## exp/cedar
==> flow/design.v (excerpt) <==
module alu(
    input clk,
    input rst,
    input [31:0] op_a,         
    input [31:0] op_b,         
    input [2:0] op_code,       
    input mode_fp,             
    input round_mode,          
    input start,               
    output reg [31:0] result,  
    output reg valid_out,      
    output reg [4:0] flags     
);
Size in the first run: roughly 350 flip-flops.
clock: 10.5 ns
lec_check: 0
abc_area: 1
cap_margin: 20
core_margin: 2
core_utilization: 72
cts_cluster_diameter: 348
cts_cluster_size: 98
place_density: 0.36
slew_margin: 20
tns_end_percent: 10
run.sh (not shown) runs the stock make flow with config.mk's settings and CLKGATE_MAP_FILE=.
Flow for exp/cedar halted at global routing (5_1_grt), error code ODB-0269.
Modified inputs, exp/indigo compared to exp/cedar
==> flow/config.mk <==
export PLATFORM = sky130hd
export DESIGN_NAME = alu
export DESIGN_NICKNAME = alu
export VERILOG_FILES = /design/flow/design.v
export SDC_FILE = /design/flow/constraint.sdc
export NUM_CORES = 4
export LEC_CHECK = 0
export CAP_MARGIN = 20
export CORE_MARGIN = 3
export CORE_UTILIZATION = 35
export GPL_ROUTABILITY_DRIVEN = 1
export PLACE_DENSITY = 0.91
export SETUP_SLACK_MARGIN = -1.27
export SLEW_MARGIN = 20
==> flow/constraint.sdc <==
create_clock -name core_clock -period 15.2 [get_ports {clk}]
set_input_delay 3.0400 -clock core_clock [delete_from_list [all_inputs] [get_ports {clk}]]
set_output_delay 3.0400 -clock core_clock [all_outputs]
set_load 0.01 [all_outputs]
--- outcome ---
Ran to the end and failed final checks on negative setup slack: exp/indigo.
Compared with exp/cedar, HPWL reported at the end of detailed placement in exp/indigo increased by a few percent.
exp/indigo vs. exp/cedar: compound-gate portion of the synthesized area rose by 1.4 points, die size went up about 110%.
Placement row count grows by more than a quarter when moving from exp/cedar to exp/indigo.
Summary of exp/indigo over exp/cedar: post-synthesis register bit count shows no meaningful change; synthesized cell count shows a reduction of 382; number of instances in the placed design shows an increase of about 3%.
Number of distinct standard cells referenced by the synthesized netlist, exp/indigo vs exp/cedar: up by more than a quarter
Modified inputs, exp/yarrow compared to exp/indigo
--- a/flow/config.mk
+++ b/flow/config.mk
@@ -7,8 +7,5 @@
 export LEC_CHECK = 0
 export CAP_MARGIN = 20
-export CORE_MARGIN = 3
+export CORE_MARGIN = 2
 export CORE_UTILIZATION = 35
-export GPL_ROUTABILITY_DRIVEN = 1
-export PLACE_DENSITY = 0.91
-export SETUP_SLACK_MARGIN = -1.27
 export SLEW_MARGIN = 20
==> flow/constraint.sdc <==
create_clock -name core_clock -period 14.7 [get_ports {clk}]
set_input_delay 2.9400 -clock core_clock [delete_from_list [all_inputs] [get_ports {clk}]]
set_output_delay 2.9400 -clock core_clock [all_outputs]
set_load 0.01 [all_outputs]
==> results <==
Every stage of the flow completed for exp/yarrow, and the final layout passed the timing, design-rule and antenna checks. Post-synthesis to final-layout area growth up 4.6 points in exp/yarrow wrt exp/indigo. Diff exp/yarrow and exp/indigo: timing-limited maximum frequency lower in exp/indigo. Fill cell instance count of the final layout for exp/yarrow: about 5% up relative to exp/indigo. Relative area of non-clock buffer cells in the final design for exp/yarrow: 1.5 points up relative to exp/indigo. On wire length, exp/yarrow does better than exp/indigo. Net total in the final layout delta for exp/yarrow relative to exp/indigo: about 1.7% higher.
Here is what was changed in the inputs of exp/willow compared with exp/yarrow.
--- a/flow/config.mk
+++ b/flow/config.mk
@@ -6,6 +6,11 @@
 export NUM_CORES = 4
 export LEC_CHECK = 0
+export ABC_AREA = 0
 export CAP_MARGIN = 20
+export CORE_ASPECT_RATIO = 0.88
 export CORE_MARGIN = 2
-export CORE_UTILIZATION = 35
+export CORE_UTILIZATION = 56
+export CTS_CLUSTER_SIZE = 64
+export MAX_ROUTING_LAYER = met4
+export PLACE_DENSITY = 0.87
 export SLEW_MARGIN = 20
==> flow/constraint.sdc <==
create_clock -name core_clock -period 21.5 [get_ports {clk}]
set_input_delay 4.3000 -clock core_clock [delete_from_list [all_inputs] [get_ports {clk}]]
set_output_delay 4.3000 -clock core_clock [all_outputs]
set_load 0.01 [all_outputs]
Results
Lower design area goes to exp/willow over exp/yarrow.
Relative to exp/yarrow, the total instance count after detailed placement measured on exp/willow has decreased by more than 10%.
Row leakage dissipation: exp/willow lower / exp/yarrow higher

Starting RTL as in the previous note.
clock: 12.2 ns
lec_check: 0
abc_area: 0
cap_margin: 20
core_aspect_ratio: 1.13
core_margin: 3
core_utilization: 70
cts_cluster_diameter: 356
cts_cluster_size: 45
gpl_routability_driven: 1
gpl_timing_driven: 1
max_routing_layer: met4
place_density_lb_addon: 0.02
setup_slack_margin: 3.22
slew_margin: 20
The baseline did not get past 5_1_grt on GRT-0232.
Rerun with:
Settings changed: ABC_AREA 0 to unset, CORE_ASPECT_RATIO 1.13 to unset, CORE_UTILIZATION 70 to 35, CTS_CLUSTER_DIAMETER 356 to unset, CTS_CLUSTER_SIZE 45 to unset, GPL_ROUTABILITY_DRIVEN 1 to 0, GPL_TIMING_DRIVEN 1 to unset, MAX_ROUTING_LAYER met4 to unset, PLACE_DENSITY_LB_ADDON 0.02 to unset, SETUP_SLACK_MARGIN 3.22 to 1.93.
Clock period 12.2 ns to 15.2 ns, I/O delays scaled along.
After rerunning: The new run ran to the end with no violations; die size climbs by 97%; area after synthesis is unchanged; synthesized cell count is unchanged.
Rerun with:
Settings changed: CORE_MARGIN 3 to 2, CORE_UTILIZATION 35 to 65, GPL_ROUTABILITY_DRIVEN 0 to unset, MAX_ROUTING_LAYER set to met4, SETUP_SLACK_MARGIN 1.93 to unset.
Clock period 15.2 ns to 11.9 ns, I/O delays scaled along.
After rerunning:
- With this change the flow finished with negative setup slack left
- via count increases by roughly a tenth
- combinational power increases by well over a third
- worst setup slack gets worse by 2800 ps
- non-clock buffer count increases by 486
- core utilization increases by 38 points
- critical path depth does not change
- clock-buffer cell count decreases by 14

alu again, from the RTL that the note above started with.
export LEC_CHECK = 0
export ABC_AREA = 0
export CAP_MARGIN = 20
export CELL_PAD_IN_SITES_GLOBAL_PLACEMENT = 3
export CORE_ASPECT_RATIO = 0.55
export CORE_MARGIN = 2
export CORE_UTILIZATION = 23
export CTS_CLUSTER_SIZE = 17
export GPL_ROUTABILITY_DRIVEN = 0
export HOLD_SLACK_MARGIN = 0.29
export MIN_ROUTING_LAYER = met2
export PLACE_DENSITY_LB_ADDON = 0.24
export SETUP_SLACK_MARGIN = 2.39
export SLEW_MARGIN = 20
create_clock -name core_clock -period 8.41 [get_ports {clk}]
The first run never finished: it broke off in 5_1_grt.
Next try:
- ABC_AREA: 0 -> 1
- CELL_PAD_IN_SITES_GLOBAL_PLACEMENT: 3 -> not set
- CORE_ASPECT_RATIO: 0.55 -> not set
- CORE_UTILIZATION: 23 -> 72
- CTS_CLUSTER_DIAMETER: not set -> 132
- CTS_CLUSTER_SIZE: 17 -> 86
- GPL_ROUTABILITY_DRIVEN: 0 -> not set
- MIN_ROUTING_LAYER: met2 -> not set
- PLACE_DENSITY_LB_ADDON: 0.24 -> 0.08
- SETUP_SLACK_MARGIN: 2.39 -> not set
- clock period: 8.41 -> 8.13 ns (I/O delays scaled with it)
=>
- The new run failed in 5_1_grt
- die size fell by 69%
- synthesized area fell by 3.5%
- synthesized cell count rose by 6.9%
Next try:
- CTS_CLUSTER_DIAMETER: 132 -> not set
- CTS_CLUSTER_SIZE: 86 -> 97
- HOLD_SLACK_MARGIN: 0.29 -> not set
- PLACE_DENSITY_LB_ADDON: 0.08 -> not set
- clock period: 8.13 -> 21.5 ns (I/O delays scaled with it)
What happened:
- Now the flow produced a clean layout
- area after synthesis stays the same
- die area stays the same
- synthesized cell count does not change
Next try:
- ABC_AREA: 1 -> not set
- CORE_UTILIZATION: 72 -> 35
- CTS_CLUSTER_SIZE: 97 -> not set
- clock period: 21.5 -> 15.2 ns (I/O delays scaled with it)
After rerunning: The new run completed with no timing, DRC or antenna violations. Final area rises by roughly a tenth. Sequential power went up by well over a third. Flip-flop count stays the same. Clock skew goes down by 0.0036 ns. Setup slack got worse by 2.6 ns. Clock power rose by well over a third. First-iteration DRC count fell by a quarter to a third. Power came out higher by well over a third.

job 7055:
alu again, from the RTL that the note above started with.
make LEC_CHECK=0 CAP_MARGIN=20 CORE_MARGIN=2 CORE_UTILIZATION=35 SETUP_SLACK_MARGIN=-1.17 SLEW_MARGIN=20 finish   # period 14.7 ns
Job 7055: complete, dirty (setup timing)
Setup changes, job 7055 to job 6875
Settings: PLACE_DENSITY now 0.43, previously not set; CORE_UTILIZATION now 72, was 35; CTS_CLUSTER_DIAMETER now 163, previously not set; ABC_AREA now 1, previously not set; TNS_END_PERCENT now 5, previously not set; SETUP_SLACK_MARGIN no longer set, was -1.17; CTS_CLUSTER_SIZE now 97, previously not set; the clock period (ns, I/O delays scaled along) now 7.91, was 14.7.
==> comparison <==
- Summary of job 6875 over job 7055: cell area after synthesis went down by about 3.5%, proportion of synthesized area in mux cells went down, area share of and-or/or-and cells after synthesis -1.4 points, post-place instance area went down by 1.3%, part of the Yosys area used for sequential elements +0.64 points.
- Job 6875 ended with less area of the placeable core than job 7055.
- Job 6875: GRT-0116 in global routing (5_1_grt) -> run aborted
- The die area of job 6875 falls short of that of job 7055 by 70000 sq um.
- Mean post-synth cell area ends up lower on job 6875.
- Count of placed standard cells including taps went down by a few percent going from job 7055 to job 6875.
What job 6610 does differently from job 6875 at the input level:
Settings: MAX_ROUTING_LAYER newly set to met4; CELL_PAD_IN_SITES_DETAIL_PLACEMENT newly set to 1; CTS_CLUSTER_SIZE removed (was 97); PLACE_DENSITY removed (was 0.43); CORE_UTILIZATION changed from 72 to 40; ABC_AREA removed (was 1); TNS_END_PERCENT changed from 5 to 35; CTS_CLUSTER_DIAMETER removed (was 163); the clock period (ns, I/O delays scaled along) changed from 7.91 to 15.2.
==> comparison <==
- Every stage of the flow completed for job 6610, and the final layout passed the timing, design-rule and antenna checks.
- Summary of job 6610 over job 6875: number of placed instances with taps included now smaller, cell count after synthesis now smaller.
- Post-cts repair resize count (lower): job 6610
- The Yosys chip area in job 6610 was higher than what job 6875 gave.
- Measured against each other, job 6610 and job 6875 differ in combined area of all synthesized cells, the higher figure coming from job 6610.
- Relative to job 6875, placed wire-length estimate has gone up in job 6610.
- From job 6875 to job 6610 the numbers moved as follows: number of clock buffers inserted by TritonCTS went up 34, floorplan net count went down 382, quantity of hold-fixing buffers added after cts barely changed.
Input changes introduced in job 6440 (baseline for comparison: job 6610):
Settings: a deleted TNS_END_PERCENT that had been 35; a deleted MAX_ROUTING_LAYER that had been met4; a change of CORE_UTILIZATION from 40 to 51; a deleted CELL_PAD_IN_SITES_DETAIL_PLACEMENT that had been 1; an added CTS_CLUSTER_SIZE of 97; a change of the clock period (ns, I/O delays scaled along) from 15.2 to 12.2.
==> results <==
Reported for job 6610 and job 6440, yosys synthesis chip area turned out identical to the last digit. Of job 6610 and job 6440, only job 6610 finishes the flow clean. Ran to the end and failed final checks on setup timing: job 6440. Summary of job 6440 over job 6610: via count of the routed design went up by 421, summed area of non-filler cells in the final layout higher, worst setup slack after placement lower, number of nets in the layout increased 6.2%, synthesis-to-finish area growth picked up an extra 6.7 points. The higher worst-case setup margin in the final layout came out of job 6610.

alu again, from the RTL that the note above started with.
// alu
module alu(
    input clk,
    input rst,
    input [31:0] op_a,         
    input [31:0] op_b,         
    input [2:0] op_code,       
    input mode_fp,             
    input round_mode,          
    input start,               
    output reg [31:0] result,  
    output reg valid_out,      
    output reg [4:0] flags     
);
==> flow/config.mk <==
export PLATFORM = sky130hd
export DESIGN_NAME = alu
export DESIGN_NICKNAME = alu
export VERILOG_FILES = /design/flow/design.v
export SDC_FILE = /design/flow/constraint.sdc
export NUM_CORES = 4
export LEC_CHECK = 0
export ABC_AREA = 0
export CAP_MARGIN = 20
export CORE_ASPECT_RATIO = 1.13
export CORE_MARGIN = 3
export CORE_UTILIZATION = 70
export CTS_CLUSTER_DIAMETER = 356
export CTS_CLUSTER_SIZE = 45
export GPL_ROUTABILITY_DRIVEN = 1
export GPL_TIMING_DRIVEN = 1
export MAX_ROUTING_LAYER = met4
export PLACE_DENSITY_LB_ADDON = 0.0
export SETUP_SLACK_MARGIN = 0.44
export SLEW_MARGIN = 20
==> flow/constraint.sdc <==
create_clock -name core_clock -period 11.1 [get_ports {clk}]
set_input_delay 2.2200 -clock core_clock [delete_from_list [all_inputs] [get_ports {clk}]]
set_output_delay 2.2200 -clock core_clock [all_outputs]
set_load 0.01 [all_outputs]
The first run ended with an error in 5_1_grt on ODB-0269.
Change:
Settings changed: ABC_AREA 0 to unset, CORE_ASPECT_RATIO 1.13 to unset, CORE_MARGIN 3 to 2, CORE_UTILIZATION 70 to 30, CTS_CLUSTER_DIAMETER 356 to unset, CTS_CLUSTER_SIZE 45 to unset, GPL_ROUTABILITY_DRIVEN 1 to unset, GPL_TIMING_DRIVEN 1 to unset, MAX_ROUTING_LAYER met4 to unset, PLACE_DENSITY_LB_ADDON 0.0 to unset, SETUP_SLACK_MARGIN 0.44 to unset.
Clock period 11.1 ns to 14.7 ns, I/O delays scaled along.
With this change the flow completed with no timing, DRC or antenna violations.
Die size went up by about 130%.
Synthesized cell count is unchanged.
Synthesized area is unchanged.

Starting RTL as in the previous note.
==> flow/design.v (excerpt) <==
module alu(
    input clk,
    input rst,
    input [31:0] op_a,         
    input [31:0] op_b,         
    input [2:0] op_code,       
    input mode_fp,             
    input round_mode,          
    input start,               
    output reg [31:0] result,  
    output reg valid_out,      
    output reg [4:0] flags     
);
    localparam OP_ADD = 3'b000;   
    localparam OP_SUB = 3'b001;   
    localparam OP_MUL = 3'b010;   
    localparam OP_DIV = 3'b011;   
    localparam SP_SIGN_POS = 31;
    localparam SP_EXP_MSB = 30;
    localparam SP_EXP_LSB = 23;
    localparam SP_MANT_MSB = 22;
    localparam SP_MANT_LSB = 0;
    localparam SP_EXP_BIAS = 127;
    localparam SP_EXP_WIDTH = 8;
    localparam SP_MANT_WIDTH = 23;
    localparam HP_SIGN_POS = 15;
    localparam HP_EXP_MSB = 14;
    localparam HP_EXP_LSB = 10;
    localparam HP_MANT_MSB = 9;
    localparam HP_MANT_LSB = 0;
    localparam HP_EXP_BIAS = 15;
    localparam HP_EXP_WIDTH = 5;
    localparam HP_MANT_WIDTH = 10;
    wire sign_a, sign_b, result_sign;
    wire [7:0] exp_a, exp_b;
    wire [22:0] mant_a, mant_b;
    wire [7:0] result_exp;
    wire [22:0] result_mant;
    wire [31:0] encoded_result;
    wire is_nan_a, is_nan_b, is_inf_a, is_inf_b, is_zero_a, is_zero_b;
    wire is_denorm_a, is_denorm_b;
    reg [2:0] state;
    localparam IDLE = 3'b000;
    localparam DECODE = 3'b001;
    localparam COMPUTE = 3'b010;
    localparam NORMALIZE = 3'b011;
    localparam ENCODE = 3'b100;
    localparam DONE = 3'b101;
    reg [31:0] temp_a, temp_b;
    reg [2:0] current_op;
    reg current_mode;
    reg current_round_mode;
    reg [1:0] mul_counter;
    ieee754_decoder decoder_inst (
        .mode_fp(current_mode),
        .fp_a(temp_a),
        .fp_b(temp_b),
        .sign_a(sign_a),
        .sign_b(sign_b),
        .exp_a(exp_a),
        .exp_b(exp_b),
        .mant_a(mant_a),
        .mant_b(mant_b),
        .is_nan_a(is_nan_a),
        .is_nan_b(is_nan_b),
        .is_inf_a(is_inf_a),
        .is_inf_b(is_inf_b),
        .is_zero_a(is_zero_a),
        .is_zero_b(is_zero_b),
  ...
export LEC_CHECK = 0
export CAP_MARGIN = 20
export CORE_MARGIN = 4
export CORE_UTILIZATION = 35
export CTS_CLUSTER_SIZE = 71
export GPL_ROUTABILITY_DRIVEN = 1
export HOLD_SLACK_MARGIN = 0.09
export PLACE_DENSITY = 0.91
export SETUP_SLACK_MARGIN = -0.92
export SLEW_MARGIN = 20
export TNS_END_PERCENT = 85
create_clock -name core_clock -period 15.2 [get_ports {clk}]
The first run reached the layout checks and failed them: setup timing.
Edit:
Settings changed: CORE_MARGIN 4 to 2, CORE_UTILIZATION 35 to 13, CTS_CLUSTER_SIZE 71 to default, GPL_ROUTABILITY_DRIVEN 1 to default, HOLD_SLACK_MARGIN 0.09 to default, PLACE_DENSITY 0.91 to default, SETUP_SLACK_MARGIN -0.92 to default, TNS_END_PERCENT 85 to default.
Clock period 15.2 ns to 19.7 ns, I/O delays scaled along.
What happened:
- Now the flow finished clean
- routed wire length increases by 0.49%
- final cell count goes up by 33%
- area after synthesis is unchanged
- final area rose by 2.3%
- utilization shrinks by 26 points
Edit:
Settings changed: CORE_ASPECT_RATIO from default to 1.21, CORE_MARGIN 2 to 4, CORE_UTILIZATION 13 to 35, MIN_ROUTING_LAYER from default to met1, PLACE_DENSITY_LB_ADDON from default to 0.27.
Clock period 19.7 ns to 18.8 ns, I/O delays scaled along.
After rerunning: Final cell count fell by a quarter to a third; register-to-register slack gets worse by 0.24 ns; non-clock buffer count went down by 33; global-route usage rose by 15 points; count of clock-buffer cells in the layout is higher by 8; synthesized cell count is unchanged; worst hold slack loses 0.015 ns; core utilization went up by 24 points; sequential power came out higher by a few percent; setup slack loses 0.24 ns.
Power and IR drop assume default switching activity.
